==> design/flow/config.mk <==
export PLATFORM = sky130hd
export DESIGN_NAME = ALU
export DESIGN_NICKNAME = ALU
export VERILOG_FILES = /design/flow/design.v
export SDC_FILE = /design/flow/constraint.sdc
export NUM_CORES = 4
export LEC_CHECK = 0
export ABC_AREA = 1
export CAP_MARGIN = 20
export CORE_MARGIN = 2
export CORE_UTILIZATION = 68
export CTS_CLUSTER_DIAMETER = 380
export CTS_CLUSTER_SIZE = 15
export SLEW_MARGIN = 20
==> design/flow/constraint.sdc <==
create_clock -name core_clock -period 3.38 [get_ports {clk}]
set_input_delay 0.6760 -clock core_clock [delete_from_list [all_inputs] [get_ports {clk}]]
set_output_delay 0.6760 -clock core_clock [all_outputs]
set_load 0.01 [all_outputs]
==> design/flow/design.v <==
module ALU(
    clk,
    rst_n,
    valid,
    ready,
    mode,
    in_A,
    in_B,
    out
);
    input         clk, rst_n;
    input         valid;
    input  [1:0]  mode;  
    output        ready;
    input  [31:0] in_A, in_B;
    output [63:0] out;
    parameter IDLE = 3'd0;
    parameter MUL  = 3'd1;
    parameter DIV  = 3'd2;
    parameter AND = 3'd3;
    parameter OR = 3'd4;
    parameter OUT  = 3'd5;
    reg  [ 2:0] state, state_nxt;
    reg  [ 4:0] counter, counter_nxt;
    reg  [63:0] shreg, shreg_nxt;
    reg  [31:0] alu_in, alu_in_nxt;
    reg  [32:0] alu_out;
    reg         ready;
    assign out = shreg;
    always @(*) begin
        if(state==OUT) ready = 1;
        else ready = 0;
    end
    always @(*) begin
        case(state)
            IDLE: begin
                if(!valid)                state_nxt = IDLE;
                else if(valid && mode==0) state_nxt = MUL;
                else if(valid && mode==1) state_nxt = DIV;
                else if(valid && mode==2) state_nxt = AND;
                else                      state_nxt = OR;
            end
            MUL : state_nxt = (counter==31) ? OUT : MUL;
            DIV : state_nxt = (counter==31) ? OUT : DIV;
            AND : state_nxt = OUT;
            OR  : state_nxt = OUT;
            OUT : state_nxt = IDLE;
            default : state_nxt = IDLE;
        endcase
    end
    always @(*) begin
        if(state==MUL && counter<31) begin
            counter_nxt = counter + 1;
        end
        else if(state==DIV && counter<31) begin
            counter_nxt = counter + 1;
        end
        else begin
            counter_nxt = 0;
        end
    end
    always @(*) begin
        case(state)
            IDLE: begin
                if (valid) begin
                    alu_in_nxt = in_B;
                end
                else begin
                    alu_in_nxt = 0;
                end
            end
            OUT : begin
                alu_in_nxt = 0;
            end
            default: begin
                alu_in_nxt = alu_in;
            end
        endcase
    end
    always @(*) begin
        case(state)
            IDLE: alu_out = 0;
            MUL : begin
                if(shreg[0]==1)
                    alu_out = alu_in + shreg[63:32];
                else
                    alu_out = shreg[63:32];
            end
            DIV : begin
                if(shreg[62:31]>=alu_in) begin
                    alu_out = shreg[62:31] - alu_in;
                end
                else begin 
                    alu_out = shreg[62:31];
                end
            end
            AND : alu_out = shreg[31:0] & alu_in;
            OR  : alu_out = shreg[31:0] | alu_in;
            OUT : alu_out = 0;
            default : alu_out = 0;
        endcase
    end
    always @(*) begin
        case(state)
            IDLE: begin
                if (valid) begin
                    shreg_nxt[31:0] = in_A;
                    shreg_nxt[63:32] = 32'b0;
                end
                else begin
                    shreg_nxt[31:0] = 0;
                    shreg_nxt[63:32] = 32'b0;
                end
            end
            MUL : begin
                shreg_nxt = {alu_out, shreg[31:1]};
            end
            DIV : begin
                shreg_nxt = {alu_out[31:0], shreg[30:0], (shreg[62:31]>=alu_in)};
            end
            AND : shreg_nxt = {31'b0, alu_out};
            OR  : shreg_nxt = {31'b0, alu_out};
            OUT :  
            shreg_nxt = shreg;
            default :  
            shreg_nxt = shreg;
        endcase
    end
    always @(posedge clk or negedge rst_n) begin
        if (!rst_n) begin
            state <= IDLE;
            counter <= 0;
            shreg <= 0;
            alu_in <= 0;
        end
        else begin
            state <= state_nxt;
            counter <= counter_nxt;
            shreg <= shreg_nxt;
            alu_in <= alu_in_nxt;
        end
    end
endmodule
==> design/flow/run.sh <==
#!/bin/bash
# the make line also repeats each setting of config.mk as NAME=value (left out here)
make -C /OpenROAD-flow-scripts/flow DESIGN_CONFIG=/design/flow/config.mk WORK_HOME=/design/flow/orfs CLKGATE_MAP_FILE= finish
==> flow_summary.toml, run 1 <==
# physical design summary
[power]
clk_power_uw = 1160
combinationalPowerShare = 0.738
p_sw_frac = 0.5761
power_report.internal_total_uw = 5918
power-top-group = "combinational cells"
p_seq_frac = 0.179
power.share.clock = 0.083
powerComb_uw = 10300
total_leakage_power_uw = 0.006590
power_density_nw_per_um2 = 1054
pg_seq_uw = 2500
irDropWorstVdd_mv = 0.5417
switching_power_uw = 8041

[synth]
number_of_enable_flip_flop_cells = 0
ys_dominant_reg_cell = "sky130_fd_sc_hd__dfrtp_1"
topCellsByArea = "sky130_fd_sc_hd__dfrtp_1 23%, sky130_fd_sc_hd__nand2_1 15%, sky130_fd_sc_hd__nand3_1 9.6%"
muxShareOfSynthArea = 0
postSynthAreaPerCell_sq_um = 6.214
yosys-stat-area_sq_um = 11360
yosys.area.top_type = "sky130_fd_sc_hd__dfrtp_1"
xor_share = 0.02082
synth-async-reset-ratio = 1.000
synth_stat.cells = 1828
ys_seq_elements = 107
ys_sh_simple = 0.3638
mappedNetlistArea_sq_um = 11360
most_used_standard_cells_in_the_synthesized_netlist = "448 x sky130_fd_sc_hd__nand2_1, 276 x sky130_fd_sc_hd__inv_1, 218 x sky130_fd_sc_hd__nand3_1, 156 x sky130_fd_sc_hd__a21oi_1, 124 x sky130_fd_sc_hd__nor2_1"
number_of_instances_in_the_synthesized_netlist = 1828
synth.cellmix.compoundShare = 0.1779
synth_cell_type_count = 50
synth.top_cell.area_share = 0.2335
topCombFamilyByArea = "simple AND/OR/NAND/NOR gates"
most_common_cell = "sky130_fd_sc_hd__nand2_1"
ys.warnings.count = 1
fp_nets = 1965
adder_share = 0.07623
postSynthSeqShare = 0.2358

[worst_setup_path]
worst_setup_path_end_kind = "register"
max_stage_delay_ns = 0.50
worst_r2r_startpoint = "alu_in[25]"
worstPathMaxFanout = 26
critical_path_required_ns = 3.68
worstSetupPathDepth = 17
r2r_end = "shreg[63]"
critical-path-slowest-cell = "sky130_fd_sc_hd__dfrtp_1"
critPathLaunch = "alu_in[25]"
worstRegToRegCells = 17
critical_path.cell_chain = "inv_1 > ha_1 > nand2_1 > inv_1 > nand2_1 > nor3_1 > nand2_1 > nor2_4 > nor2_4 > nand2_4 > nand2_4 > nand2_1 > nand2_1 > nand2_1 > and2_1 > nand2_1 > nand3_1"
setup.worst_path.start_class = "register"
crit_arrival_ns = 3.45
critPathBufInv = 2
timing.critical_path.max_delay_family = "simple AND/OR/NAND/NOR gates"
timing.critical_path.mode_cell = "sky130_fd_sc_hd__nand2_1"
timing.reg2reg.setup_slack_ns = 0.24
crit_type = "reg2reg"
cp-endpoint = "shreg[63]"

[placed_design]
place_hpwl_um = 34180
placed_cell_area_sq_um = 12940
place_congestion = 1.125
numPlacedInstances = 2155
port_buffers = 133

[clock_tree]
numClockSinks = 107
clock_transition_at_the_registers_of_the_reported_paths_ns = 0.08
cts-root-to-sink-buffers = 2
tritoncts.num_buffers = 9
latency_at_later_pin_ns = 0.37
post_cts_hold_buffer_count = 0
htree_num_levels = 3
cts_resized = 0
post_cts.repair.setup_buffers = 0
cts_tree = "done"
cts-root-buf = "sky130_fd_sc_hd__clkbuf_16"

[grt]
grt.overflow.total = 0
grt_max_degree = 70
antenna_found_initial = 0
groute.usage.overall = 0.5114
vias_in_the_first_global_route = 13310
grt_first_pass_wirelength_um = 70570

[detailed_routing]
drt_drc_violations_left = 0
drtIter0Drc = 2636
avgViaCountPerCell = 6.548
wl_per_cell_um = 21.14
via_count = 14220
antenna_violating_nets_post_route = 0
dr.pass1.iters = 8
antenna-diode-count = 0
finalWirelength_um = 45890

[die]
core_area_sq_um = 16470
floorplan.die.width_um = 133.2
rows = 47
die_height_um = 133.2
floorplan.core_util = 0.6898
io_pins = 134
chip_area_sq_um = 17750

[cells_and_area]
nNetsFinal = 2083
finalInstanceArea_sq_um = 13250
area_growth_syn_to_layout_pct = 16.65
layout.cells.non_filler = 2171
num-fill-cells = 1240

[final_timing]
max_slew_violation_count = 0
worstMarginPinSlew_ns = 0.9210
relSlewSlack = 0.3853
fmax_mhz = 318.3
tns_ns = 0
rsz0062_at_grt = "false"
period_minus_slack_ns = 3.142
clock-skew-final_ns = 0.01328
worst_hold_slack_ns = 0.3237
finalClockPeriodUsage = 0.9296
final_hold_viol_count = 0
finalSetupViolCount = 0

[run]
cap_violations = 0
log.warning_count = 28

[status]
run_status = "no timing/DRC/antenna violations"

[min_path]
min-delay-path-class = "in2async"
## layer usage
| layer | routed length, um | vias up | track usage |
|---|---|---|---|
| met5 | 53 | - | 0 |
| met4 | 2351 | 4 | 0.2116 |
| met3 | 8560 | 261 | 0.2161 |
| met2 | 18370 | 1301 | 0.7251 |
| met1 | 16550 | 6397 | 0.6859 |
| li1 | - | 6252 | - |
## final cells by class
class,count,area (sq um),area share
sequential,107,2680,0.2023
multi-input combinational,1364,7256,0.5476
clock buffer,11,242.7,0.01832
clock inverter,5,61.31,0.004627
inverter,291,1092,0.08244
timing repair buffer,173,1642,0.1239
tap,220,275.3,0.02078
## metrics by stage
stage | utilization | worst slack, ns | power [uW]
2_1_floorplan | - | 1.091 | 8864
3_3_place_gp | 0.7862 | 0.4917 | 11880
3_5_place_dp | 0.7862 | 0.4159 | 12110
4_1_cts | 0.8046 | 0.3862 | 13340
5_1_grt | 0.8046 | 0.08709 | 14720
6_report | 0.8046 | 0.2378 | 13960
==> run 2: changes to the inputs <==
- CAP_MARGIN: 20 -> 10
- CELL_PAD_IN_SITES_DETAIL_PLACEMENT: not set -> 0
- CELL_PAD_IN_SITES_GLOBAL_PLACEMENT: not set -> 1
- CORE_MARGIN: 2 -> 10
- CORE_UTILIZATION: 68 -> 52
- CTS_CLUSTER_DIAMETER: 380 -> not set
- CTS_CLUSTER_SIZE: 15 -> 62
- HOLD_SLACK_MARGIN: not set -> -0.04
- MAX_ROUTING_LAYER: not set -> met4
- MIN_ROUTING_LAYER: not set -> met2
- SLEW_MARGIN: 20 -> 25
- clock period: 3.38 -> 5.47 ns (I/O delays scaled with it)
==> run 2 against run 1 <==
Effect of this change: the flow now stops in global routing; die size grew 59%; synthesized area is the same; synthesized cell count is the same.
==> flow_summary.toml, run 2 <==
# physical design summary
[synth]
yosys-stat-area_sq_um = 11360
ys_dominant_reg_cell = "sky130_fd_sc_hd__dfrtp_1"
postSynthSeqShare = 0.2358
ys_sh_simple = 0.3638
synth_cell_type_count = 50
synth.top_cell.area_share = 0.2335
muxShareOfSynthArea = 0
postSynthAreaPerCell_sq_um = 6.214
most_used_standard_cells_in_the_synthesized_netlist = "448 x sky130_fd_sc_hd__nand2_1, 276 x sky130_fd_sc_hd__inv_1, 218 x sky130_fd_sc_hd__nand3_1, 156 x sky130_fd_sc_hd__a21oi_1, 124 x sky130_fd_sc_hd__nor2_1"
synth-async-reset-ratio = 1.000
ys_seq_elements = 107
synth_stat.cells = 1828
adder_share = 0.07623
ys.warnings.count = 1
yosys.area.top_type = "sky130_fd_sc_hd__dfrtp_1"
synth.cellmix.compoundShare = 0.1779
number_of_instances_in_the_synthesized_netlist = 1828
xor_share = 0.02082
fp_nets = 1965
number_of_enable_flip_flop_cells = 0
topCombFamilyByArea = "simple AND/OR/NAND/NOR gates"
topCellsByArea = "sky130_fd_sc_hd__dfrtp_1 23%, sky130_fd_sc_hd__nand2_1 15%, sky130_fd_sc_hd__nand3_1 9.6%"
most_common_cell = "sky130_fd_sc_hd__nand2_1"
mappedNetlistArea_sq_um = 11360

[status]
outcome.stop_stage = "global routing"
run_status = "did not finish"
stop_error = "[ERROR GRT-0116] Global routing finished with congestion. Check the congestion regions in the DRC Viewer."

[clock_tree]
post_cts.repair.setup_buffers = 0
cts-root-buf = "sky130_fd_sc_hd__clkbuf_16"
numClockSinks = 107
post_cts_hold_buffer_count = 0
cts-root-to-sink-buffers = 2
cts_resized = 0
tritoncts.num_buffers = 9
htree_num_levels = 3

[die]
floorplan.die.width_um = 167.8
io_pins = 134
core_area_sq_um = 21690
floorplan.core_util = 0.5237
die_height_um = 167.8
rows = 54
chip_area_sq_um = 28160

[placed_design]
port_buffers = 133
place_congestion = 1.191
numPlacedInstances = 2190
place_hpwl_um = 35600

[grt]
grt.overflow.total = 1
groute.usage.overall = 0.5862
-- run 2: through the flow --
stage | cell area [sq um] | setup WS [ns] | util
2_1_floorplan | 11360 | 3.181 | -
3_3_place_gp | 12820 | 2.106 | 0.5911
3_5_place_dp | 12820 | 2.062 | 0.5911
4_1_cts | 13140 | 2.047 | 0.6060
-- run 2: routing by layer --
layer / overflow / GRT usage
met5: - / -
met4: 0 / 0.2460
met3: 1 / 0.7194
met2: 0 / 0.6420
met1: - / -
==> run 3: changes to the inputs <==
- ABC_AREA: 1 -> not set
- CAP_MARGIN: 10 -> 20
- CELL_PAD_IN_SITES_DETAIL_PLACEMENT: 0 -> not set
- CELL_PAD_IN_SITES_GLOBAL_PLACEMENT: 1 -> not set
- CORE_MARGIN: 10 -> 2
- CORE_UTILIZATION: 52 -> 67
- CTS_CLUSTER_DIAMETER: not set -> 35
- CTS_CLUSTER_SIZE: 62 -> 37
- HOLD_SLACK_MARGIN: -0.04 -> not set
- MAX_ROUTING_LAYER: met4 -> not set
- MIN_ROUTING_LAYER: met2 -> not set
- SETUP_SLACK_MARGIN: not set -> 0.48
- SLEW_MARGIN: 25 -> 20
- clock period: 5.47 -> 3.37 ns (I/O delays scaled with it)
==> run 3 against run 2 <==
Effect of this change: the run again fails in global routing; die size fell by 44%; synthesized area fell by 12%; synthesized cell count fell by 31%.
==> flow_summary.toml, run 3 <==
# physical design summary
[status]
run_status = "did not finish"
outcome.stop_stage = "global routing"
stop_error = "[ERROR DPL-0038] Utilization greater than 100%, impossible to legalize"

[synth]
ys_seq_elements = 107
muxShareOfSynthArea = 0.01735
postSynthAreaPerCell_sq_um = 7.854
xor_share = 0.04313
fp_nets = 1404
synth.top_cell.area_share = 0.2666
yosys-stat-area_sq_um = 9951
ys.warnings.count = 1
postSynthSeqShare = 0.2692
synth-async-reset-ratio = 1.000
most_used_standard_cells_in_the_synthesized_netlist = "124 x sky130_fd_sc_hd__o21ai_0, 122 x sky130_fd_sc_hd__nand2_1, 106 x sky130_fd_sc_hd__dfrtp_1, 105 x sky130_fd_sc_hd__a21oi_1, 95 x sky130_fd_sc_hd__nor2_1"
number_of_enable_flip_flop_cells = 0
synth_cell_type_count = 85
adder_share = 0.08802
ys_sh_simple = 0.1729
topCombFamilyByArea = "AND-OR/OR-AND gates"
ys_dominant_reg_cell = "sky130_fd_sc_hd__dfrtp_1"
topCellsByArea = "sky130_fd_sc_hd__dfrtp_1 27%, sky130_fd_sc_hd__ha_1 8.3%, sky130_fd_sc_hd__o21ai_0 6.2%"
number_of_instances_in_the_synthesized_netlist = 1267
mappedNetlistArea_sq_um = 9951
most_common_cell = "sky130_fd_sc_hd__o21ai_0"
synth.cellmix.compoundShare = 0.3538
yosys.area.top_type = "sky130_fd_sc_hd__dfrtp_1"
synth_stat.cells = 1267

[die]
chip_area_sq_um = 15840
die_height_um = 125.9
rows = 44
core_area_sq_um = 14530
io_pins = 134
floorplan.core_util = 0.6847
floorplan.die.width_um = 125.9

[clock_tree]
cts-root-to-sink-buffers = 2
numClockSinks = 107
tritoncts.num_buffers = 9
htree_num_levels = 3
cts-root-buf = "sky130_fd_sc_hd__clkbuf_16"

[placed_design]
port_buffers = 133
numPlacedInstances = 1622
place_congestion = 1.046
place_hpwl_um = 27680
run 3: what timing repair did:
action | in CTS
buffers inserted | 58
gates resized | 147
gates cloned | 2
hold buffers | 0
pin swaps | 85
endpoints found under the setup margin | 64
run 3: through the flow:
step	instance area [sq um]	setup WS (ns)	hold slack, ns
after floorplan	10090	0.3896	0.3784
after global placement	12200	0.09173	0.4443
after detailed placement	12200	-0.04463	0.4717
after CTS	13670	0.2585	0.3221
==> run 4: changes to the inputs <==
- ABC_AREA: not set -> 1
- CAP_MARGIN: 20 -> 10
- CELL_PAD_IN_SITES_DETAIL_PLACEMENT: not set -> 0
- CELL_PAD_IN_SITES_GLOBAL_PLACEMENT: not set -> 0
- CORE_ASPECT_RATIO: not set -> 0.89
- CORE_UTILIZATION: 67 -> 72
- CTS_CLUSTER_DIAMETER: 35 -> 205
- CTS_CLUSTER_SIZE: 37 -> 74
- HOLD_SLACK_MARGIN: not set -> 0.29
- PLACE_DENSITY_LB_ADDON: not set -> 0.04
- SETUP_SLACK_MARGIN: 0.48 -> -0.09
- clock period: 3.37 -> 1.76 ns (I/O delays scaled with it)
==> run 4 against run 3 <==
Effect of this change: the flow stops in detailed placement; synthesized area is 14% higher; synthesized cell count grew 44%; die size is 6.0% higher.
==> flow_summary.toml, run 4 <==
# physical design summary
[status]
run_status = "did not finish"
outcome.stop_stage = "detailed placement"
stop_error = "[ERROR DPL-0038] Utilization greater than 100%, impossible to legalize"

[placed_design]
place_congestion = 1.273
port_buffers = 133

[die]
io_pins = 134
floorplan.die.width_um = 137.1
rows = 43
core_area_sq_um = 15490
floorplan.core_util = 0.7330
die_height_um = 122.5
chip_area_sq_um = 16800

[synth]
most_common_cell = "sky130_fd_sc_hd__nand2_1"
ys_seq_elements = 107
postSynthSeqShare = 0.2358
ys_dominant_reg_cell = "sky130_fd_sc_hd__dfrtp_1"
xor_share = 0.02082
adder_share = 0.07623
ys.warnings.count = 1
number_of_instances_in_the_synthesized_netlist = 1828
synth_stat.cells = 1828
mappedNetlistArea_sq_um = 11360
muxShareOfSynthArea = 0
fp_nets = 1965
yosys-stat-area_sq_um = 11360
most_used_standard_cells_in_the_synthesized_netlist = "448 x sky130_fd_sc_hd__nand2_1, 276 x sky130_fd_sc_hd__inv_1, 218 x sky130_fd_sc_hd__nand3_1, 156 x sky130_fd_sc_hd__a21oi_1, 124 x sky130_fd_sc_hd__nor2_1"
topCombFamilyByArea = "simple AND/OR/NAND/NOR gates"
topCellsByArea = "sky130_fd_sc_hd__dfrtp_1 23%, sky130_fd_sc_hd__nand2_1 15%, sky130_fd_sc_hd__nand3_1 9.6%"
synth_cell_type_count = 50
number_of_enable_flip_flop_cells = 0
ys_sh_simple = 0.3638
synth.cellmix.compoundShare = 0.1779
synth-async-reset-ratio = 1.000
postSynthAreaPerCell_sq_um = 6.214
synth.top_cell.area_share = 0.2335
yosys.area.top_type = "sky130_fd_sc_hd__dfrtp_1"
-- run 4: metrics by stage --
stage          worst slack [ns]  cell area, sq um  power (uW)  instances
2_1_floorplan           -0.3722             11920       18280       1828
3_3_place_gp            -0.7413             15870       29250       2433
==> run 5: changes to the inputs <==
- ABC_AREA: 1 -> not set
- CAP_MARGIN: 10 -> 20
- CELL_PAD_IN_SITES_DETAIL_PLACEMENT: 0 -> not set
- CELL_PAD_IN_SITES_GLOBAL_PLACEMENT: 0 -> not set
- CORE_ASPECT_RATIO: 0.89 -> not set
- CORE_UTILIZATION: 72 -> 44
- CTS_CLUSTER_DIAMETER: 205 -> not set
- CTS_CLUSTER_SIZE: 74 -> not set
- HOLD_SLACK_MARGIN: 0.29 -> not set
- PLACE_DENSITY_LB_ADDON: 0.04 -> not set
- SETUP_SLACK_MARGIN: -0.09 -> not set
- clock period: 1.76 -> 7.9 ns (I/O delays scaled with it)
==> run 5 against run 4 <==
Effect of this change: the run now finishes clean; synthesized area down 12%; synthesized cell count fell by 31%; die size grew 42%.
==> flow_summary.toml, run 5 <==
# physical design summary
[cells_and_area]
nNetsFinal = 1488
finalInstanceArea_sq_um = 11760
utilization = 0.5243
num-fill-cells = 2203
area_growth_syn_to_layout_pct = 18.19

[synth]
synth_cell_type_count = 85
fp_nets = 1404
most_common_cell = "sky130_fd_sc_hd__o21ai_0"
postSynthSeqShare = 0.2692
yosys-stat-area_sq_um = 9951
synth-async-reset-ratio = 1.000
mappedNetlistArea_sq_um = 9951
synth_stat.cells = 1267
synth.cellmix.compoundShare = 0.3538
yosys.area.top_type = "sky130_fd_sc_hd__dfrtp_1"
topCellsByArea = "sky130_fd_sc_hd__dfrtp_1 27%, sky130_fd_sc_hd__ha_1 8.3%, sky130_fd_sc_hd__o21ai_0 6.2%"
ys_dominant_reg_cell = "sky130_fd_sc_hd__dfrtp_1"
synth.top_cell.area_share = 0.2666
muxShareOfSynthArea = 0.01735
topCombFamilyByArea = "AND-OR/OR-AND gates"
ys_sh_simple = 0.1729
adder_share = 0.08802
ys_seq_elements = 107
number_of_enable_flip_flop_cells = 0
ys.warnings.count = 1
most_used_standard_cells_in_the_synthesized_netlist = "124 x sky130_fd_sc_hd__o21ai_0, 122 x sky130_fd_sc_hd__nand2_1, 106 x sky130_fd_sc_hd__dfrtp_1, 105 x sky130_fd_sc_hd__a21oi_1, 95 x sky130_fd_sc_hd__nor2_1"
xor_share = 0.04313
number_of_instances_in_the_synthesized_netlist = 1267
postSynthAreaPerCell_sq_um = 7.854

[power]
power-top-group = "combinational cells"
total_leakage_power_uw = 0.004913
combinationalPowerShare = 0.703
clk_power_uw = 492
irDropWorstVdd_mv = 0.2326
p_sw_frac = 0.5245
pg_seq_uw = 1170
power_uw = 5589
power_report.internal_total_uw = 2657
switching_power_uw = 2931
power.share.clock = 0.088
power_density_nw_per_um2 = 475.2
p_seq_frac = 0.209
powerComb_uw = 3930

[clock_tree]
numClockSinks = 107
cts-root-to-sink-buffers = 2
post_cts_hold_buffer_count = 0
tritoncts.num_buffers = 9
htree_num_levels = 3
cts-root-buf = "sky130_fd_sc_hd__clkbuf_16"
latency_at_later_pin_ns = 0.37
clock_transition_at_the_registers_of_the_reported_paths_ns = 0.08
cts_resized = 0
post_cts.repair.setup_buffers = 0
cts_tree = "done"

[final_timing]
finalSetupViolCount = 0
period_minus_slack_ns = 3.973
worst_hold_slack_ns = 0.4678
clock-skew-final_ns = 0.01362
rsz0062_at_grt = "false"
relSlewSlack = 0.2887
worstMarginPinSlew_ns = 1.061
tns_ns = 0
final_hold_viol_count = 0
fmax_mhz = 251.7
max_slew_violation_count = 0
finalClockPeriodUsage = 0.5030

[grt]
grt.met1_usage = 0.4336
grt.overflow.total = 0
grt_max_degree = 68
grt.met3_usage = 0.03923
grt_first_pass_wirelength_um = 57880
grtUsageMet2 = 0.5054
groute.usage.overall = 0.3087
global_route.peak_usage_layer = "met2"
vias_in_the_first_global_route = 10110
antenna_found_initial = 0

[worst_setup_path]
worstRegToRegCells = 13
timing.critical_path.max_delay_family = "AND-OR/OR-AND gates"
timing.critical_path.mode_cell = "sky130_fd_sc_hd__a31oi_1"
critPathBufInv = 1
max_stage_delay_ns = 0.80
timing.reg2reg.setup_slack_ns = 3.93
critPathLaunch = "shreg[32]"
worst_setup_path_end_kind = "register"
critical_path_required_ns = 8.20
cp-endpoint = "shreg[61]"
r2r_end = "shreg[61]"
worstPathMaxFanout = 8
worst_r2r_startpoint = "shreg[32]"
critical_path.cell_chain = "ha_1 > inv_1 > fa_1 > nor2b_1 > o31ai_1 > a211oi_1 > a31oi_1 > a31oi_1 > o31a_1 > a311o_1 > xor2_1 > mux2i_1 > a2bb2oi_1"
critical-path-slowest-cell = "sky130_fd_sc_hd__a211oi_1"
worstSetupPathDepth = 13
crit_type = "reg2reg"
crit_arrival_ns = 4.27
setup.worst_path.start_class = "register"

[die]
floorplan.die.width_um = 154.4
core_area_sq_um = 22430
floorplan.core_util = 0.4436
die_height_um = 154.4
io_pins = 134
chip_area_sq_um = 23830
rows = 55

[detailed_routing]
dr.pass1.iters = 7
antenna_violating_nets_post_route = 0
wl_per_cell_um = 22.70
antenna-diode-count = 0
via_count = 10580
drt_drc_violations_left = 0
finalWirelength_um = 37250
drtIter0Drc = 964
avgViaCountPerCell = 6.447

[placed_design]
place_hpwl_um = 26720
place_congestion = 0.9690
port_buffers = 133
placed_cell_area_sq_um = 11460

[min_path]
hold_start = "counter[0]"
hold_end = "counter[0]"
min-delay-path-class = "reg2reg"
worst_hold_path.num_cells = 1

[run]
log.warning_count = 26
cap_violations = 0

[status]
run_status = "no timing/DRC/antenna violations"
[run 5: final cells by class]
cell class                 instances  area (sq um)  share of cell area
multi-input combinational       1022          6743              0.5733
timing repair buffer             148          1441              0.1226
sequential                       107          2681              0.2280
clock buffer                      10         229.0             0.01947
clock inverter                     6         73.82            0.006277
tap                              285         356.6             0.03032
inverter                          63         236.5             0.02011
[run 5: layer usage]
metal,wire length [um],vias to the layer above,part of all wire
met5,0,-,0
met4,697,0,0.019
met3,2391,56,0.064
met2,17410,419,0.47
met1,16750,5140,0.45
li1,-,4964,-
[run 5: per-stage QoR]
step	worst slack, ns	instances
after detailed placement	3.706	1625
after CTS	3.984	1641
after floorplan	4.761	1267
after global placement	3.753	1625
final	3.927	1641
after global routing	3.721	1641
==> run 6: changes to the inputs <==
- CORE_UTILIZATION: 44 -> 70
- CTS_CLUSTER_DIAMETER: not set -> 41
- SETUP_SLACK_MARGIN: not set -> 0.47
- clock period: 7.9 -> 3.37 ns (I/O delays scaled with it)
==> run 6 against run 5 <==
Effect of this change: the run now fails in clock tree synthesis; synthesized cell count stayed put; synthesized area unchanged; die size fell by 36%.
==> flow_summary.toml, run 6 <==
# physical design summary
[die]
floorplan.die.width_um = 123.2
io_pins = 134
chip_area_sq_um = 15190
rows = 43
floorplan.core_util = 0.7169
die_height_um = 123.2
core_area_sq_um = 13880

[placed_design]
place_congestion = 1.067
numPlacedInstances = 1627
place_hpwl_um = 28480
placed_cell_area_sq_um = 12260
port_buffers = 133

[synth]
most_used_standard_cells_in_the_synthesized_netlist = "124 x sky130_fd_sc_hd__o21ai_0, 122 x sky130_fd_sc_hd__nand2_1, 106 x sky130_fd_sc_hd__dfrtp_1, 105 x sky130_fd_sc_hd__a21oi_1, 95 x sky130_fd_sc_hd__nor2_1"
xor_share = 0.04313
most_common_cell = "sky130_fd_sc_hd__o21ai_0"
number_of_instances_in_the_synthesized_netlist = 1267
ys.warnings.count = 1
yosys-stat-area_sq_um = 9951
topCellsByArea = "sky130_fd_sc_hd__dfrtp_1 27%, sky130_fd_sc_hd__ha_1 8.3%, sky130_fd_sc_hd__o21ai_0 6.2%"
ys_dominant_reg_cell = "sky130_fd_sc_hd__dfrtp_1"
number_of_enable_flip_flop_cells = 0
muxShareOfSynthArea = 0.01735
mappedNetlistArea_sq_um = 9951
ys_sh_simple = 0.1729
postSynthAreaPerCell_sq_um = 7.854
postSynthSeqShare = 0.2692
topCombFamilyByArea = "AND-OR/OR-AND gates"
synth_stat.cells = 1267
adder_share = 0.08802
synth.top_cell.area_share = 0.2666
synth.cellmix.compoundShare = 0.3538
synth-async-reset-ratio = 1.000
synth_cell_type_count = 85
yosys.area.top_type = "sky130_fd_sc_hd__dfrtp_1"
ys_seq_elements = 107
fp_nets = 1404

[status]
stop_error = "[ERROR DPL-0033] detailed placement checks failed during check placement."
outcome.stop_stage = "clock tree synthesis"
run_status = "did not finish"
run 6: stage by stage:
| step | setup slack [ns] | power (uW) |
|---|---|---|
| after detailed placement | -0.08173 | 12950 |
| after floorplan | 0.3896 | 9142 |
| after global placement | 0.1371 | 12550 |
==> run 7: changes to the inputs <==
- CAP_MARGIN: 20 -> 0
- CELL_PAD_IN_SITES_DETAIL_PLACEMENT: not set -> 1
- CORE_UTILIZATION: 70 -> 20
- CTS_CLUSTER_DIAMETER: 41 -> not set
- SETUP_SLACK_MARGIN: 0.47 -> not set
- clock period: 3.37 -> 8.0 ns (I/O delays scaled with it)
==> run 7 against run 6 <==
Effect of this change: now clean on timing, DRC and antenna; die size rose to 3.4 times the previous value; synthesized cell count unchanged; synthesized area unchanged.
==> flow_summary.toml, run 7 <==
# physical design summary
[power]
power_density_nw_per_um2 = 463.7
p_seq_frac = 0.208
clk_power_uw = 469
total_leakage_power_uw = 0.004922
switching_power_uw = 3065
power-top-group = "combinational cells"
power_uw = 5673
pg_seq_uw = 1180
powerComb_uw = 4030
irDropWorstVdd_mv = 0.2258
power_report.internal_total_uw = 2609
p_sw_frac = 0.5402
combinationalPowerShare = 0.710
power.share.clock = 0.083

[worst_setup_path]
timing.reg2reg.setup_slack_ns = 4.03
timing.critical_path.max_delay_family = "AND-OR/OR-AND gates"
worstRegToRegCells = 13
critical_path_required_ns = 8.29
critical_path.cell_chain = "ha_1 > inv_1 > fa_1 > nor2b_1 > o31ai_1 > a211oi_1 > a31oi_1 > a31oi_1 > o31a_1 > a311o_1 > xor2_1 > mux2i_1 > a2bb2oi_1"
crit_arrival_ns = 4.25
worstSetupPathDepth = 13
r2r_end = "shreg[61]"
critPathBufInv = 1
timing.critical_path.mode_cell = "sky130_fd_sc_hd__a31oi_1"
crit_type = "reg2reg"
critical-path-slowest-cell = "sky130_fd_sc_hd__a211oi_1"
worstPathMaxFanout = 8
worst_setup_path_end_kind = "register"
worst_r2r_startpoint = "shreg[32]"
cp-endpoint = "shreg[61]"
setup.worst_path.start_class = "register"
max_stage_delay_ns = 0.73
critPathLaunch = "shreg[32]"

[clock_tree]
tritoncts.num_buffers = 9
cts_tree = "done"
post_cts.repair.setup_buffers = 0
latency_at_later_pin_ns = 0.38
cts-root-to-sink-buffers = 2
htree_num_levels = 3
cts-root-buf = "sky130_fd_sc_hd__clkbuf_16"
post_cts_hold_buffer_count = 0
clock_transition_at_the_registers_of_the_reported_paths_ns = 0.08
numClockSinks = 107
cts_resized = 0

[synth]
number_of_instances_in_the_synthesized_netlist = 1267
synth.top_cell.area_share = 0.2666
ys_dominant_reg_cell = "sky130_fd_sc_hd__dfrtp_1"
synth-async-reset-ratio = 1.000
topCombFamilyByArea = "AND-OR/OR-AND gates"
topCellsByArea = "sky130_fd_sc_hd__dfrtp_1 27%, sky130_fd_sc_hd__ha_1 8.3%, sky130_fd_sc_hd__o21ai_0 6.2%"
most_common_cell = "sky130_fd_sc_hd__o21ai_0"
xor_share = 0.04313
synth_cell_type_count = 85
synth.cellmix.compoundShare = 0.3538
postSynthSeqShare = 0.2692
muxShareOfSynthArea = 0.01735
ys.warnings.count = 1
most_used_standard_cells_in_the_synthesized_netlist = "124 x sky130_fd_sc_hd__o21ai_0, 122 x sky130_fd_sc_hd__nand2_1, 106 x sky130_fd_sc_hd__dfrtp_1, 105 x sky130_fd_sc_hd__a21oi_1, 95 x sky130_fd_sc_hd__nor2_1"
fp_nets = 1404
synth_stat.cells = 1267
yosys-stat-area_sq_um = 9951
number_of_enable_flip_flop_cells = 0
ys_sh_simple = 0.1729
adder_share = 0.08802
postSynthAreaPerCell_sq_um = 7.854
ys_seq_elements = 107
yosys.area.top_type = "sky130_fd_sc_hd__dfrtp_1"
mappedNetlistArea_sq_um = 9951

[grt]
grt_max_degree = 78
groute.usage.overall = 0.1707
antenna_found_initial = 0
vias_in_the_first_global_route = 11430
grt.overflow.total = 0
grt_first_pass_wirelength_um = 68480

[min_path]
worst_hold_path.num_cells = 1
min-delay-path-class = "reg2reg"
hold_start = "counter[0]"
hold_end = "counter[0]"

[final_timing]
finalClockPeriodUsage = 0.4957
relSlewSlack = 0.4187
worstMarginPinSlew_ns = 0.8666
fmax_mhz = 252.2
tns_ns = 0
max_slew_violation_count = 0
rsz0062_at_grt = "false"
setup_ws_ns = 4.035
finalSetupViolCount = 0
period_minus_slack_ns = 3.965
clock-skew-final_ns = 0.02001
final_hold_viol_count = 0

[detailed_routing]
drtIter0Drc = 1111
drt_drc_violations_left = 0
via_count = 11030
antenna-diode-count = 0
avgViaCountPerCell = 5.456
dr.pass1.iters = 7
finalWirelength_um = 43900
antenna_violating_nets_post_route = 0
wl_per_cell_um = 21.71

[cells_and_area]
nNetsFinal = 1490
area_growth_syn_to_layout_pct = 22.96

[placed_design]
detailedPlace.worstSlack_ns = 3.970
place_hpwl_um = 32650
port_buffers = 133
place_congestion = 0.9431

[die]
floorplan.die.width_um = 227.1
die_height_um = 227.1
core_area_sq_um = 49050
chip_area_sq_um = 51550
floorplan.core_util = 0.2029
rows = 81
io_pins = 134

[run]
cap_violations = 0
log.warning_count = 26

[status]
run_status = "no timing/DRC/antenna violations"
==> run 7: layer usage <==
metal | vias up | global-route usage | share of wire
li1 | 4964 | - | -
met1 | 5558 | 0.2242 | 0.43
met2 | 435 | 0.2926 | 0.48
met3 | 75 | 0.01923 | 0.057
met4 | 0 | 0.05376 | 0.028
met5 | - | 0 | 0
==> run 7: through the flow <==
stage | cells | cell area [sq um] | hold slack, ns | utilization
2_1_floorplan | 1267 | 9951 | 0.4329 | -
5_1_grt | 2022 | 12240 | 0.4995 | 0.2494
6_report | 2022 | 12240 | 0.4779 | 0.2494
3_5_place_dp | 2006 | 11940 | 0.4761 | 0.2434
4_1_cts | 2022 | 12230 | 0.4871 | 0.2493
3_3_place_gp | 2006 | 11940 | 0.4443 | 0.2434
==> run 7: final cells by class <==
class / count / area, sq um
sequential: 107 / 2681
multi-input combinational: 1022 / 6743
clock inverter: 5 / 45.04
fill: 5948 / 36820
timing repair buffer: 150 / 1456
clock buffer: 11 / 242.7
tap: 664 / 830.8
inverter: 63 / 236.5
==> run 8: changes to the inputs <==
- ABC_AREA: not set -> 1
- CAP_MARGIN: 0 -> 20
- CELL_PAD_IN_SITES_DETAIL_PLACEMENT: 1 -> not set
- CORE_ASPECT_RATIO: not set -> 0.5
- CORE_UTILIZATION: 20 -> 69
- CTS_CLUSTER_DIAMETER: not set -> 338
- CTS_CLUSTER_SIZE: not set -> 96
- PLACE_DENSITY: not set -> 0.35
- SLEW_MARGIN: 20 -> 0
- TNS_END_PERCENT: not set -> 15
- clock period: 8.0 -> 2.74 ns (I/O delays scaled with it)
==> run 8 against run 7 <==
Effect of this change: the layout now fails its checks (setup timing); clock skew about the same; synthesized area is 14% higher; first-iteration DRC count rose to 3.3 times the previous value; worst setup slack worse by 4.2 ns; non-clock buffer count up 90; sequential share of layout area is 3.1 points lower; sequential cell count stayed put; critical path type unchanged.
==> flow_summary.toml, run 8 <==
# physical design summary
[die]
floorplan.core_util = 0.7000
chip_area_sq_um = 17570
io_pins = 134
floorplan.die.width_um = 185.4
core_area_sq_um = 16230
rows = 33
die_height_um = 94.73

[synth]
xor_share = 0.02082
topCellsByArea = "sky130_fd_sc_hd__dfrtp_1 23%, sky130_fd_sc_hd__nand2_1 15%, sky130_fd_sc_hd__nand3_1 9.6%"
synth.top_cell.area_share = 0.2335
synth_stat.cells = 1828
ys.warnings.count = 1
synth-async-reset-ratio = 1.000
most_used_standard_cells_in_the_synthesized_netlist = "448 x sky130_fd_sc_hd__nand2_1, 276 x sky130_fd_sc_hd__inv_1, 218 x sky130_fd_sc_hd__nand3_1, 156 x sky130_fd_sc_hd__a21oi_1, 124 x sky130_fd_sc_hd__nor2_1"
postSynthAreaPerCell_sq_um = 6.214
mappedNetlistArea_sq_um = 11360
number_of_enable_flip_flop_cells = 0
ys_sh_simple = 0.3638
yosys-stat-area_sq_um = 11360
number_of_instances_in_the_synthesized_netlist = 1828
most_common_cell = "sky130_fd_sc_hd__nand2_1"
synth_cell_type_count = 50
postSynthSeqShare = 0.2358
adder_share = 0.07623
synth.cellmix.compoundShare = 0.1779
topCombFamilyByArea = "simple AND/OR/NAND/NOR gates"
ys_seq_elements = 107
fp_nets = 1965
muxShareOfSynthArea = 0
ys_dominant_reg_cell = "sky130_fd_sc_hd__dfrtp_1"
yosys.area.top_type = "sky130_fd_sc_hd__dfrtp_1"

[status]
run_status = "failed layout checks"
failing_checks = "setup timing"

[clock_tree]
cts-root-to-sink-buffers = 2
latency_at_later_pin_ns = 0.38
numClockSinks = 107
htree_num_levels = 3
clock_transition_at_the_registers_of_the_reported_paths_ns = 0.08
cts-root-buf = "sky130_fd_sc_hd__clkbuf_16"
tritoncts.num_buffers = 9
cts_tree = "done"

[detailed_routing]
via_count = 15470
wl_per_cell_um = 22.55
drt_drc_violations_left = 0
antenna_violating_nets_post_route = 0
finalWirelength_um = 50760
drtIter0Drc = 3638
avgViaCountPerCell = 6.872
dr.pass1.iters = 13

[worst_setup_path]
worstPathMaxFanout = 6
cp-endpoint = "shreg[59]"
timing.critical_path.mode_cell = "sky130_fd_sc_hd__nand2_1"
r2r_end = "shreg[59]"
critical-path-slowest-cell = "sky130_fd_sc_hd__dfrtp_1"
critPathLaunch = "alu_in[23]"
crit_type = "reg2reg"
critical_path.cell_chain = "inv_1 > ha_2 > nand2_1 > nor2_1 > nand2_1 > inv_2 > nand2_2 > nor2_4 > nor2_4 > buf_4 > nand2_8 > buf_4 > buf_4 > nand3_1 > nand2_1 > nand2_1 > nand3_1 > nand3_1"
critical_path_required_ns = 2.97
worst_r2r_startpoint = "alu_in[23]"
max_stage_delay_ns = 0.42
timing.critical_path.max_delay_family = "simple AND/OR/NAND/NOR gates"
critPathBufInv = 5
crit_arrival_ns = 3.09
setup.worst_path.start_class = "register"
timing.reg2reg.setup_slack_ns = -0.12
worst_setup_path_end_kind = "register"
worstRegToRegCells = 18
worstSetupPathDepth = 18

[final_timing]
worst_hold_slack_ns = 0.1087
finalSetupViolCount = 30
max_slew_violation_count = 0
rsz0062_at_grt = "true"
worstMarginPinSlew_ns = 1.026
clock-skew-final_ns = 0.02028
setup_ws_ns = -0.1197
finalClockPeriodUsage = 1.044
fmax_mhz = 349.7
period_minus_slack_ns = 2.860
relSlewSlack = 0.3151
final_hold_viol_count = 0

[cells_and_area]
area_growth_syn_to_layout_pct = 25.69
finalInstanceArea_sq_um = 14280
nNetsFinal = 2153

[placed_design]
detailedPlace.worstSlack_ns = -0.1270
place_hpwl_um = 34460
place_congestion = 1.182
port_buffers = 133
placed_cell_area_sq_um = 13370

[power]
powerComb_uw = 15000
p_sw_frac = 0.5665
combinationalPowerShare = 0.781
power-top-group = "combinational cells"
p_seq_frac = 0.150
irDropWorstVdd_mv = 0.6951
switching_power_uw = 10920
power.share.clock = 0.069
total_leakage_power_uw = 0.006987
power_report.internal_total_uw = 8352
clk_power_uw = 1330
power_density_nw_per_um2 = 1350
pg_seq_uw = 2890

[run]
cap_violations = 0
log.warning_count = 32

[grt]
groute.usage.overall = 0.5435
grt.overflow.total = 0
grt_max_degree = 70
vias_in_the_first_global_route = 13790
antenna_found_initial = 1
grt_first_pass_wirelength_um = 72660

[min_path]
min-delay-path-class = "in2async"
-- run 8: routing by layer --
| layer | vias up | GRT usage | share of wire | wire length, um |
|---|---|---|---|---|
| li1 | 6402 | - | - | - |
| met1 | 6669 | 0.6355 | 0.33 | 16580 |
| met2 | 1761 | 0.7786 | 0.38 | 19360 |
| met3 | 634 | 0.2835 | 0.19 | 9540 |
| met4 | 2 | 0.3611 | 0.10 | 5250 |
| met5 | - | 0.005714 | 0.00081 | 41 |
-- run 8: what timing repair did --
action | 4_1_cts | 5_1_grt
endpoints found under the setup margin | 57 | 64
buffers inserted | 1 | 12
pin swaps | 0 | 10
gates cloned | 0 | 3
hold buffers | 0 | 0
gates resized | 4 | 94
-- run 8: layout make-up --
class                   count  area (sq um)
diodes                      3         7.507
well taps                 227         284.0
clock buffers              10         229.0
flip-flops and latches    107          2685
fillers                   905          1951
clock inverters             6         47.55
inverters                 291          1095
repair buffers            240          2182
multi-input cells        1367          7746
-- run 8: metrics by stage --
stage	power [uW]	cells	setup TNS (ns)	utilization
2_1_floorplan	10930	1828	0	-
3_3_place_gp	15120	2216	-0.000005551	0.8240
3_5_place_dp	15440	2216	-2.922	0.8240
4_1_cts	16870	2233	-0.002137	0.8423
5_1_grt	20100	2248	-13.32	0.8793
6_report	19270	2251	-1.531	0.8798
==> run 9: changes to the inputs <==
- CAP_MARGIN: 20 -> 10
- CELL_PAD_IN_SITES_DETAIL_PLACEMENT: not set -> 0
- CELL_PAD_IN_SITES_GLOBAL_PLACEMENT: not set -> 1
- CORE_ASPECT_RATIO: 0.5 -> not set
- CORE_MARGIN: 2 -> 10
- CORE_UTILIZATION: 69 -> 52
- CTS_CLUSTER_DIAMETER: 338 -> not set
- CTS_CLUSTER_SIZE: 96 -> 62
- HOLD_SLACK_MARGIN: not set -> -0.04
- MIN_ROUTING_LAYER: not set -> met2
- PLACE_DENSITY: 0.35 -> not set
- SLEW_MARGIN: 0 -> 20
- TNS_END_PERCENT: 15 -> not set
- clock period: 2.74 -> 2.36 ns (I/O delays scaled with it)
==> run 9 against run 8 <==
Effect of this change: the run now fails in global routing; die size rose by 60%; synthesized cell count did not move; synthesized area did not move.
==> flow_summary.toml, run 9 <==
# physical design summary
[status]
run_status = "did not finish"
outcome.stop_stage = "global routing"
stop_error = "[ERROR GRT-0232] Routing congestion too high. Check the congestion heatmap in the GUI."

[synth]
ys_dominant_reg_cell = "sky130_fd_sc_hd__dfrtp_1"
synth_cell_type_count = 50
mappedNetlistArea_sq_um = 11360
most_common_cell = "sky130_fd_sc_hd__nand2_1"
muxShareOfSynthArea = 0
topCombFamilyByArea = "simple AND/OR/NAND/NOR gates"
synth.top_cell.area_share = 0.2335
synth.cellmix.compoundShare = 0.1779
ys.warnings.count = 1
xor_share = 0.02082
fp_nets = 1965
topCellsByArea = "sky130_fd_sc_hd__dfrtp_1 23%, sky130_fd_sc_hd__nand2_1 15%, sky130_fd_sc_hd__nand3_1 9.6%"
postSynthAreaPerCell_sq_um = 6.214
adder_share = 0.07623
yosys.area.top_type = "sky130_fd_sc_hd__dfrtp_1"
number_of_enable_flip_flop_cells = 0
yosys-stat-area_sq_um = 11360
ys_sh_simple = 0.3638
most_used_standard_cells_in_the_synthesized_netlist = "448 x sky130_fd_sc_hd__nand2_1, 276 x sky130_fd_sc_hd__inv_1, 218 x sky130_fd_sc_hd__nand3_1, 156 x sky130_fd_sc_hd__a21oi_1, 124 x sky130_fd_sc_hd__nor2_1"
ys_seq_elements = 107
synth_stat.cells = 1828
postSynthSeqShare = 0.2358
number_of_instances_in_the_synthesized_netlist = 1828
synth-async-reset-ratio = 1.000

[die]
floorplan.core_util = 0.5237
io_pins = 134
floorplan.die.width_um = 167.8
chip_area_sq_um = 28160
rows = 54
die_height_um = 167.8
core_area_sq_um = 21690

[clock_tree]
post_cts_hold_buffer_count = 0
cts-root-buf = "sky130_fd_sc_hd__clkbuf_16"
numClockSinks = 107
tritoncts.num_buffers = 9
htree_num_levels = 3
cts-root-to-sink-buffers = 2

[placed_design]
place_congestion = 1.217
port_buffers = 133
numPlacedInstances = 2470
place_hpwl_um = 39480

[grt]
grt.overflow.total = 21
groute.usage.overall = 0.7147
[run 9: stage by stage]
step | hold WS, ns | power (uW) | util | setup slack (ns) | area (sq um)
after floorplan | 0.1764 | 12700 | - | 0.07144 | 11360
after global placement | 0.4527 | 20900 | 0.6909 | -0.3197 | 14980
after detailed placement | 0.4687 | 21150 | 0.6909 | -0.3825 | 14980
after CTS | 0.1191 | 25930 | 0.7728 | -0.04893 | 16760
[run 9: layer usage]
layer | GRT usage | overflow
met1 | - | -
met2 | 0.7490 | 1
met3 | 0.8088 | 11
met4 | 0.4996 | 1
met5 | 0.6498 | 8
[run 9: timing repair]
item	in CTS
cloned	2
pin swaps	65
gates resized	241
endpoints found under the setup margin	64
buffers inserted	39
hold endpoints to repair	0
==> run 10: changes to the inputs <==
- ABC_AREA: 1 -> not set
- CAP_MARGIN: 10 -> 20
- CELL_PAD_IN_SITES_DETAIL_PLACEMENT: 0 -> not set
- CELL_PAD_IN_SITES_GLOBAL_PLACEMENT: 1 -> not set
- CORE_MARGIN: 10 -> 2
- CORE_UTILIZATION: 52 -> 67
- CTS_CLUSTER_SIZE: 62 -> not set
- HOLD_SLACK_MARGIN: -0.04 -> -0.09
- MIN_ROUTING_LAYER: met2 -> not set
- SETUP_SLACK_MARGIN: not set -> -0.21
- clock period: 2.36 -> 2.85 ns (I/O delays scaled with it)
==> run 10 against run 9 <==
Effect of this change: the flow again stops in global routing; die size shrank 44%; synthesized cell count decreased by 31%; synthesized area decreased by 12%.
==> flow_summary.toml, run 10 <==
# physical design summary
[synth]
yosys-stat-area_sq_um = 9951
most_used_standard_cells_in_the_synthesized_netlist = "124 x sky130_fd_sc_hd__o21ai_0, 122 x sky130_fd_sc_hd__nand2_1, 106 x sky130_fd_sc_hd__dfrtp_1, 105 x sky130_fd_sc_hd__a21oi_1, 95 x sky130_fd_sc_hd__nor2_1"
postSynthAreaPerCell_sq_um = 7.854
ys_seq_elements = 107
ys_dominant_reg_cell = "sky130_fd_sc_hd__dfrtp_1"
topCellsByArea = "sky130_fd_sc_hd__dfrtp_1 27%, sky130_fd_sc_hd__ha_1 8.3%, sky130_fd_sc_hd__o21ai_0 6.2%"
xor_share = 0.04313
synth-async-reset-ratio = 1.000
adder_share = 0.08802
topCombFamilyByArea = "AND-OR/OR-AND gates"
synth_stat.cells = 1267
postSynthSeqShare = 0.2692
fp_nets = 1404
most_common_cell = "sky130_fd_sc_hd__o21ai_0"
yosys.area.top_type = "sky130_fd_sc_hd__dfrtp_1"
synth.top_cell.area_share = 0.2666
ys_sh_simple = 0.1729
synth.cellmix.compoundShare = 0.3538
mappedNetlistArea_sq_um = 9951
ys.warnings.count = 1
synth_cell_type_count = 85
number_of_enable_flip_flop_cells = 0
number_of_instances_in_the_synthesized_netlist = 1267
muxShareOfSynthArea = 0.01735

[placed_design]
place_congestion = 1.096
place_hpwl_um = 30760
numPlacedInstances = 1747
port_buffers = 133

[clock_tree]
cts-root-buf = "sky130_fd_sc_hd__clkbuf_16"
htree_num_levels = 3
numClockSinks = 107
cts-root-to-sink-buffers = 2
tritoncts.num_buffers = 9

[status]
outcome.stop_stage = "global routing"
stop_error = "[ERROR GRT-0116] Global routing finished with congestion. Check the congestion regions in the DRC Viewer."
run_status = "did not finish"

[grt]
grt.overflow.total = 108
groute.usage.overall = 0.8269

[die]
floorplan.die.width_um = 125.9
rows = 44
floorplan.core_util = 0.6847
chip_area_sq_um = 15840
die_height_um = 125.9
core_area_sq_um = 14530
io_pins = 134
## run 10: repair_timing
item / CTS
setup buffers: 34
hold buffers: 0
cloned: 1
setup endpoints to repair: 54
pin swaps: 49
resized: 87
## run 10: through the flow
stage / utilization / setup slack, ns / TNS, ns / power, uW / instance area, sq um
after global placement: 0.9013 / -0.3812 / -10.15 / 16170 / 13100
after floorplan: - / -0.2329 / -2.872 / 10720 / 10040
after detailed placement: 0.9013 / -0.4619 / -17.31 / 16800 / 13100
after CTS: 0.9684 / -0.2328 / -8.893 / 19730 / 14070
## run 10: routing by layer
layer | track usage | overflow
met1 | 0.8313 | 3
met2 | 0.9762 | 54
met3 | 0.6878 | 1
met4 | 0.8319 | 50
met5 | 0.3127 | 0
==> run 11: changes to the inputs <==
- CORE_UTILIZATION: 67 -> 70
- CTS_CLUSTER_DIAMETER: not set -> 32
- CTS_CLUSTER_SIZE: not set -> 33
- HOLD_SLACK_MARGIN: -0.09 -> not set
- SETUP_SLACK_MARGIN: -0.21 -> 0.58
- clock period: 2.85 -> 3.48 ns (I/O delays scaled with it)
==> run 11 against run 10 <==
Effect of this change: the flow stops in clock tree synthesis; die size fell by 4.2%; synthesized cell count did not move; synthesized area did not move.
==> flow_summary.toml, run 11 <==
# physical design summary
[status]
run_status = "did not finish"
outcome.stop_stage = "clock tree synthesis"
stop_error = "[ERROR DPL-0038] Utilization greater than 100%, impossible to legalize"

[synth]
topCellsByArea = "sky130_fd_sc_hd__dfrtp_1 27%, sky130_fd_sc_hd__ha_1 8.3%, sky130_fd_sc_hd__o21ai_0 6.2%"
muxShareOfSynthArea = 0.01735
postSynthSeqShare = 0.2692
synth-async-reset-ratio = 1.000
adder_share = 0.08802
xor_share = 0.04313
topCombFamilyByArea = "AND-OR/OR-AND gates"
fp_nets = 1404
ys_dominant_reg_cell = "sky130_fd_sc_hd__dfrtp_1"
postSynthAreaPerCell_sq_um = 7.854
mappedNetlistArea_sq_um = 9951
yosys.area.top_type = "sky130_fd_sc_hd__dfrtp_1"
synth.top_cell.area_share = 0.2666
synth_stat.cells = 1267
synth.cellmix.compoundShare = 0.3538
number_of_instances_in_the_synthesized_netlist = 1267
ys.warnings.count = 1
most_used_standard_cells_in_the_synthesized_netlist = "124 x sky130_fd_sc_hd__o21ai_0, 122 x sky130_fd_sc_hd__nand2_1, 106 x sky130_fd_sc_hd__dfrtp_1, 105 x sky130_fd_sc_hd__a21oi_1, 95 x sky130_fd_sc_hd__nor2_1"
ys_seq_elements = 107
synth_cell_type_count = 85
number_of_enable_flip_flop_cells = 0
yosys-stat-area_sq_um = 9951
ys_sh_simple = 0.1729
most_common_cell = "sky130_fd_sc_hd__o21ai_0"

[die]
chip_area_sq_um = 15190
floorplan.core_util = 0.7169
io_pins = 134
core_area_sq_um = 13880
floorplan.die.width_um = 123.2
rows = 43
die_height_um = 123.2

[placed_design]
detailedPlace.worstSlack_ns = -0.02772
numPlacedInstances = 1595
placed_cell_area_sq_um = 12020
place_congestion = 1.115
port_buffers = 133
place_hpwl_um = 27620
==> run 11: per-stage QoR <==
step           TNS [ns]  hold WS [ns]  total power, uW
2_1_floorplan         0        0.4004             8853
3_3_place_gp          0        0.4502            11780
3_5_place_dp   -0.06892        0.4528            12100
==> run 12: changes to the inputs <==
- CELL_PAD_IN_SITES_DETAIL_PLACEMENT: not set -> 0
- CELL_PAD_IN_SITES_GLOBAL_PLACEMENT: not set -> 0
- CTS_CLUSTER_DIAMETER: 32 -> 31
- CTS_CLUSTER_SIZE: 33 -> 32
- SETUP_SLACK_MARGIN: 0.58 -> -0.21
- clock period: 3.48 -> 3.08 ns (I/O delays scaled with it)
==> run 12 against run 11 <==
Effect of this change: the run fails in global routing; synthesized cell count is the same; synthesized area is the same; die size unchanged.
==> flow_summary.toml, run 12 <==
# physical design summary
[status]
run_status = "did not finish"
outcome.stop_stage = "global routing"
stop_error = "[ERROR GRT-0232] Routing congestion too high. Check the congestion heatmap in the GUI."

[synth]
number_of_instances_in_the_synthesized_netlist = 1267
fp_nets = 1404
number_of_enable_flip_flop_cells = 0
yosys-stat-area_sq_um = 9951
synth_cell_type_count = 85
synth-async-reset-ratio = 1.000
most_common_cell = "sky130_fd_sc_hd__o21ai_0"
xor_share = 0.04313
yosys.area.top_type = "sky130_fd_sc_hd__dfrtp_1"
muxShareOfSynthArea = 0.01735
postSynthAreaPerCell_sq_um = 7.854
ys.warnings.count = 1
synth.cellmix.compoundShare = 0.3538
ys_sh_simple = 0.1729
ys_seq_elements = 107
postSynthSeqShare = 0.2692
topCombFamilyByArea = "AND-OR/OR-AND gates"
synth.top_cell.area_share = 0.2666
synth_stat.cells = 1267
most_used_standard_cells_in_the_synthesized_netlist = "124 x sky130_fd_sc_hd__o21ai_0, 122 x sky130_fd_sc_hd__nand2_1, 106 x sky130_fd_sc_hd__dfrtp_1, 105 x sky130_fd_sc_hd__a21oi_1, 95 x sky130_fd_sc_hd__nor2_1"
mappedNetlistArea_sq_um = 9951
adder_share = 0.08802
ys_dominant_reg_cell = "sky130_fd_sc_hd__dfrtp_1"
topCellsByArea = "sky130_fd_sc_hd__dfrtp_1 27%, sky130_fd_sc_hd__ha_1 8.3%, sky130_fd_sc_hd__o21ai_0 6.2%"

[placed_design]
place_congestion = 1.076
place_hpwl_um = 30040
placed_cell_area_sq_um = 12580
port_buffers = 133
numPlacedInstances = 1682

[die]
io_pins = 134
chip_area_sq_um = 15190
die_height_um = 123.2
floorplan.core_util = 0.7169
rows = 43
floorplan.die.width_um = 123.2
core_area_sq_um = 13880

[clock_tree]
cts-root-buf = "sky130_fd_sc_hd__clkbuf_16"
post_cts.repair.setup_buffers = 0
cts-root-to-sink-buffers = 2
htree_num_levels = 3
numClockSinks = 107
tritoncts.num_buffers = 9
post_cts_hold_buffer_count = 0

[grt]
groute.usage.overall = 1.045
grt.overflow.total = 1324
[run 12: metal layers]
| layer | track usage | GRT overflow |
|---|---|---|
| met5 | 0.6285 | 8 |
| met4 | 1.173 | 302 |
| met3 | 0.8450 | 50 |
| met2 | 1.306 | 917 |
| met1 | 0.9293 | 47 |
[run 12: what timing repair did]
item / CTS
endpoints found under the setup margin: 8
gates cloned: 0
gates resized: 5
pin swaps: 1
hold endpoints to repair: 0
[run 12: per-stage QoR]
step                power, uW  worst slack (ns)    util  hold WS (ns)
CTS                     16460           -0.1993  0.9303        0.2407
detailed placement      14810           -0.2070  0.9063        0.4662
global placement        14210          -0.07639  0.9063        0.4520
floorplan                9761          -0.05903       -        0.3204
==> run 13: changes to the inputs <==
- ABC_AREA: not set -> 1
- CELL_PAD_IN_SITES_GLOBAL_PLACEMENT: 0 -> 1
- CORE_MARGIN: 2 -> 3
- CORE_UTILIZATION: 70 -> 49
- CTS_CLUSTER_DIAMETER: 31 -> not set
- CTS_CLUSTER_SIZE: 32 -> 81
- MAX_ROUTING_LAYER: not set -> met4
- MIN_ROUTING_LAYER: not set -> met2
- SETUP_SLACK_MARGIN: -0.21 -> 1.19
- SLEW_MARGIN: 20 -> 10
- TNS_END_PERCENT: not set -> 40
- clock period: 3.08 -> 8.0 ns (I/O delays scaled with it)
==> run 13 against run 12 <==
Effect of this change: the flow again stops in global routing; synthesized cell count increased by 44%; synthesized area increased by 14%; die size increased by 65%.
==> flow_summary.toml, run 13 <==
# physical design summary
[status]
run_status = "did not finish"
outcome.stop_stage = "global routing"
stop_error = "[ERROR GRT-0116] Global routing finished with congestion. Check the congestion regions in the DRC Viewer."

[synth]
number_of_instances_in_the_synthesized_netlist = 1828
topCellsByArea = "sky130_fd_sc_hd__dfrtp_1 23%, sky130_fd_sc_hd__nand2_1 15%, sky130_fd_sc_hd__nand3_1 9.6%"
synth.top_cell.area_share = 0.2335
synth_stat.cells = 1828
xor_share = 0.02082
yosys.area.top_type = "sky130_fd_sc_hd__dfrtp_1"
ys.warnings.count = 1
ys_seq_elements = 107
most_common_cell = "sky130_fd_sc_hd__nand2_1"
ys_sh_simple = 0.3638
synth_cell_type_count = 50
muxShareOfSynthArea = 0
number_of_enable_flip_flop_cells = 0
topCombFamilyByArea = "simple AND/OR/NAND/NOR gates"
synth.cellmix.compoundShare = 0.1779
most_used_standard_cells_in_the_synthesized_netlist = "448 x sky130_fd_sc_hd__nand2_1, 276 x sky130_fd_sc_hd__inv_1, 218 x sky130_fd_sc_hd__nand3_1, 156 x sky130_fd_sc_hd__a21oi_1, 124 x sky130_fd_sc_hd__nor2_1"
postSynthAreaPerCell_sq_um = 6.214
postSynthSeqShare = 0.2358
synth-async-reset-ratio = 1.000
mappedNetlistArea_sq_um = 11360
fp_nets = 1965
yosys-stat-area_sq_um = 11360
ys_dominant_reg_cell = "sky130_fd_sc_hd__dfrtp_1"
adder_share = 0.07623

[clock_tree]
numClockSinks = 107
post_cts_hold_buffer_count = 0
htree_num_levels = 3
cts_resized = 0
cts-root-to-sink-buffers = 2
cts-root-buf = "sky130_fd_sc_hd__clkbuf_16"
tritoncts.num_buffers = 9
post_cts.repair.setup_buffers = 0

[placed_design]
place_hpwl_um = 35410
place_congestion = 1.201
port_buffers = 133
placed_cell_area_sq_um = 12840

[grt]
grt.overflow.total = 21
groute.usage.overall = 0.6829

[die]
io_pins = 134
chip_area_sq_um = 25040
rows = 55
core_area_sq_um = 22710
floorplan.die.width_um = 158.3
floorplan.core_util = 0.5002
die_height_um = 158.3
-- run 13: per-stage QoR --
step | worst slack (ns) | total power, uW | std cells | hold slack (ns)
2_1_floorplan | 5.668 | 3745 | 1828 | 0.4280
3_3_place_gp | 4.390 | 5004 | 2193 | 0.4569
3_5_place_dp | 4.432 | 5024 | 2194 | 0.4502
4_1_cts | 4.393 | 5563 | 2210 | 0.4654
-- run 13: routing by layer --
| layer | global-route usage | GRT overflow |
|---|---|---|
| met5 | - | - |
| met4 | 0.3421 | 1 |
| met3 | 0.8190 | 19 |
| met2 | 0.7501 | 1 |
| met1 | - | - |
==> run 14: changes to the inputs <==
- ABC_AREA: 1 -> not set
- CAP_MARGIN: 20 -> 30
- CELL_PAD_IN_SITES_DETAIL_PLACEMENT: 0 -> 2
- CELL_PAD_IN_SITES_GLOBAL_PLACEMENT: 1 -> not set
- CORE_MARGIN: 3 -> 2
- CORE_UTILIZATION: 49 -> 53
- CTS_CLUSTER_DIAMETER: not set -> 49
- CTS_CLUSTER_SIZE: 81 -> not set
- MAX_ROUTING_LAYER: met4 -> not set
- MIN_ROUTING_LAYER: met2 -> not set
- PLACE_DENSITY: not set -> 0.89
- SETUP_SLACK_MARGIN: 1.19 -> not set
- SLEW_MARGIN: 10 -> 5
- TNS_END_PERCENT: 40 -> not set
- clock period: 8.0 -> 4.48 ns (I/O delays scaled with it)
==> run 14 against run 13 <==
Effect of this change: the flow stops in detailed placement; synthesized area fell by 12%; die size fell by 21%; synthesized cell count fell by 31%.
==> flow_summary.toml, run 14 <==
# physical design summary
[synth]
number_of_instances_in_the_synthesized_netlist = 1267
fp_nets = 1404
postSynthSeqShare = 0.2692
topCellsByArea = "sky130_fd_sc_hd__dfrtp_1 27%, sky130_fd_sc_hd__ha_1 8.3%, sky130_fd_sc_hd__o21ai_0 6.2%"
topCombFamilyByArea = "AND-OR/OR-AND gates"
yosys-stat-area_sq_um = 9951
ys.warnings.count = 1
most_common_cell = "sky130_fd_sc_hd__o21ai_0"
number_of_enable_flip_flop_cells = 0
muxShareOfSynthArea = 0.01735
most_used_standard_cells_in_the_synthesized_netlist = "124 x sky130_fd_sc_hd__o21ai_0, 122 x sky130_fd_sc_hd__nand2_1, 106 x sky130_fd_sc_hd__dfrtp_1, 105 x sky130_fd_sc_hd__a21oi_1, 95 x sky130_fd_sc_hd__nor2_1"
postSynthAreaPerCell_sq_um = 7.854
synth_cell_type_count = 85
yosys.area.top_type = "sky130_fd_sc_hd__dfrtp_1"
mappedNetlistArea_sq_um = 9951
xor_share = 0.04313
ys_sh_simple = 0.1729
synth.top_cell.area_share = 0.2666
synth-async-reset-ratio = 1.000
ys_dominant_reg_cell = "sky130_fd_sc_hd__dfrtp_1"
adder_share = 0.08802
ys_seq_elements = 107
synth_stat.cells = 1267
synth.cellmix.compoundShare = 0.3538

[die]
floorplan.die.width_um = 141.0
rows = 50
io_pins = 134
die_height_um = 141.0
core_area_sq_um = 18580
chip_area_sq_um = 19890
floorplan.core_util = 0.5356

[status]
outcome.stop_stage = "detailed placement"
stop_error = "[ERROR DPL-0033] detailed placement checks failed during check placement."
run_status = "did not finish"

[placed_design]
place_congestion = 1.069
port_buffers = 133
run 14: through the flow:
| step | power (uW) | worst slack (ns) | instance area (sq um) | std cells | hold slack, ns |
|---|---|---|---|---|---|
| after floorplan | 6710 | 1.341 | 9951 | 1267 | 0.4329 |
| after global placement | 8682 | 0.8631 | 11470 | 1585 | 0.4516 |
Power and IR drop assume default switching activity.
